// FIFO
module FIFO(clk, rst, wr_en, rd_en, buf_in, buf_out, buf_empty, buf_full, fifo_counter);
input clk, rst, wr_en, rd_en;
input [7:0] buf_in;
output [7:0] buf_out;
output buf_empty, buf_full;
output [6:0] fifo_counter;
reg [7:0] buf_out;
reg buf_empty, buf_full;
reg [6:0] fifo_counter;
reg [5:0] rd_ptr, wr_ptr;
reg [7:0] buf_mem[63:0];
always@ (fifo_counter) begin
    buf_empty = (fifo_counter == 0);  
    buf_full = (fifo_counter == 64);  
end
always @(posedge clk or posedge rst) begin
    if( rst )  
        fifo_counter <= 0;
    else if((!buf_full && wr_en) && (!buf_empty && rd_en))  
        fifo_counter <= fifo_counter;
    else if (!buf_full && wr_en)  
        fifo_counter <= fifo_counter + 1;
    else if (!buf_empty && rd_en)  
        fifo_counter <= fifo_counter - 1;
    else  
        fifo_counter <= fifo_counter;
end
always @(posedge clk or posedge rst) begin
    if (rst)  
        buf_out <= 0;
    else begin
        if (rd_en && !buf_empty)
            buf_out <= buf_mem[rd_ptr];
  ...
Size: roughly 1100 cells after synthesis, about 540 flip-flops, roughly 21000 sq um of cells after synthesis.
Settings: LEC_CHECK=0, CAP_MARGIN=20, CELL_PAD_IN_SITES_GLOBAL_PLACEMENT=0, CORE_ASPECT_RATIO=0.98, CORE_MARGIN=2, CORE_UTILIZATION=71, CTS_CLUSTER_DIAMETER=349, GPL_TIMING_DRIVEN=1, MAX_ROUTING_LAYER=met4, PLACE_DENSITY_LB_ADDON=0.02, SETUP_SLACK_MARGIN=0.52, SLEW_MARGIN=25, TNS_END_PERCENT=60; clock period 3.06 ns.
run.sh (not shown) runs the stock make flow with config.mk's settings and CLKGATE_MAP_FILE=.
The baseline produced a clean layout.
Rerun with:
--- a/flow/config.mk
+++ b/flow/config.mk
@@ -7,0 +8 @@
+export ABC_AREA = 1
@@ -12 +13 @@
-export CORE_UTILIZATION = 71
+export CORE_UTILIZATION = 72
@@ -13,0 +15 @@
+export CTS_CLUSTER_SIZE = 14
@@ -16,2 +18,2 @@
-export PLACE_DENSITY_LB_ADDON = 0.02
-export SETUP_SLACK_MARGIN = 0.52
+export PLACE_DENSITY_LB_ADDON = 0.08
+export SETUP_SLACK_MARGIN = 0.07
==> flow/constraint.sdc (replaced) <==
create_clock -name core_clock -period 2.07 [get_ports {clk}]
set_input_delay 0.4140 -clock core_clock [delete_from_list [all_inputs] [get_ports {clk}]]
set_output_delay 0.4140 -clock core_clock [all_outputs]
set_load 0.01 [all_outputs]
With this change the flow ran to the end with violations: setup timing.
Design area came out higher by about a fifth.
First-iteration DRC count went up by well over a third.
Count of clock-buffer cells in the layout is higher by 7.
Total power rose by well over a third.
Routed wire length went up by well over a third.
Setup slack got worse by 0.49 ns.

========
## v39
The RTL this note starts from:
==> flow/design.v <==
`timescale 1ns / 1ps
module FIFO(clk, rst, wr_en, rd_en, buf_in, buf_out, buf_empty, buf_full, fifo_counter);
input clk, rst, wr_en, rd_en;
input [7:0] buf_in;
output [7:0] buf_out;
output buf_empty, buf_full;
output [6:0] fifo_counter;
reg [7:0] buf_out;
reg buf_empty, buf_full;
reg [6:0] fifo_counter;
reg [5:0] rd_ptr, wr_ptr;
reg [7:0] buf_mem[63:0];
always@ (fifo_counter) begin
    buf_empty = (fifo_counter == 0);  
    buf_full = (fifo_counter == 64);  
end
always @(posedge clk or posedge rst) begin
    if( rst )  
        fifo_counter <= 0;
    else if((!buf_full && wr_en) && (!buf_empty && rd_en))  
        fifo_counter <= fifo_counter;
    else if (!buf_full && wr_en)  
        fifo_counter <= fifo_counter + 1;
    else if (!buf_empty && rd_en)  
        fifo_counter <= fifo_counter - 1;
    else  
        fifo_counter <= fifo_counter;
end
always @(posedge clk or posedge rst) begin
    if (rst)  
        buf_out <= 0;
    else begin
        if (rd_en && !buf_empty)
            buf_out <= buf_mem[rd_ptr];
        else  
            buf_out <= buf_out;
    end
end
always @(posedge clk) begin
    if (!buf_full && wr_en)
        buf_mem[wr_ptr] <= buf_in;
    else
        buf_mem[wr_ptr] <= buf_mem[wr_ptr];
end
always @(posedge clk or posedge rst) begin
    if(rst) begin
        wr_ptr <= 0;
        rd_ptr <= 0;
    end
    else begin
        if (!buf_full && wr_en)  
            wr_ptr <= wr_ptr + 1;
        else  
            wr_ptr <= wr_ptr;
        if (!buf_empty && rd_en)  
            rd_ptr <= rd_ptr + 1;
        else  
            rd_ptr <= rd_ptr;               
    end
end
endmodule
clock: 5.0 ns
lec_check: 0
cap_margin: 30
cell_pad_in_sites_detail_placement: 2
cell_pad_in_sites_global_placement: 2
core_margin: 2
core_utilization: 40
cts_cluster_diameter: 345
gpl_timing_driven: 0
setup_slack_margin: -0.42
slew_margin: 20
tns_end_percent: 55
[inputs] v32 vs v39
- clearing CELL_PAD_IN_SITES_DETAIL_PLACEMENT, which used to be 2
- clearing CELL_PAD_IN_SITES_GLOBAL_PLACEMENT, which used to be 2
- swapping 30 for 20 in CAP_MARGIN
- swapping 40 for 16 in CORE_UTILIZATION
- clearing SETUP_SLACK_MARGIN, which used to be -0.42
- clearing GPL_TIMING_DRIVEN, which used to be 0
- putting ABC_AREA at 1 where nothing was set
- clearing TNS_END_PERCENT, which used to be 55
- clearing CTS_CLUSTER_DIAMETER, which used to be 345
- swapping 5.0 for 2.05 in the clock period (ns, I/O delays scaled along)
## What came out
v39 → v32: layout clock buffer count decreased by 6 relative to the old numbers, placement-stage worst setup slack decreased by 1.40 ns relative to the old numbers, peak supply drop increased by 0.50 mV relative to the old numbers, register-to-register path setup slack decreased by 1.83 ns relative to the old numbers.
v39 → v32: net switching power of the design went up; final cycle utilization of the critical path went up.
Run comparison: v39 endpoint of the most critical setup path buf_full; v32 endpoint of the most critical setup path fifo_counter[6]
The setup slack of v32 is smaller than that of v39.
v32 vs. v39: horizontal extent of the die went up by 63%.
Across v39 and v32, a clean result was obtained everywhere but in v32.
v32: all stages done; final checks FAILED (setup timing).
Diff v39 -> v32: non-clock buffer count went up, combinational power went up.
The inputs of v42 differ from those of v32 as listed below.
- CORE_UTILIZATION now 70, was 16
- ABC_AREA no longer set, was 1
- the clock period (ns, I/O delays scaled along) now 2.08, was 2.05
Results
- Status v42: flow complete, layout not clean - setup timing
- A top routing layer in use of met4 is what v32 shows, while met5 belongs to v42.
- The lower final worst-path cycle share came out of v32.
- Compared with v32, v42 shows a higher global router's overall resource usage.
- Min met3 usage across v32 and v42: v32
- Maximum clock frequency on v42 is down relative to v32.
- v32 → v42: depth of the most critical reg-to-reg path went down by 7; clock skew went down by 0.020 ns; area added between synthesis and finish went down by 13 points.
No activity file was given, so power comes from the tool's default toggle rates.
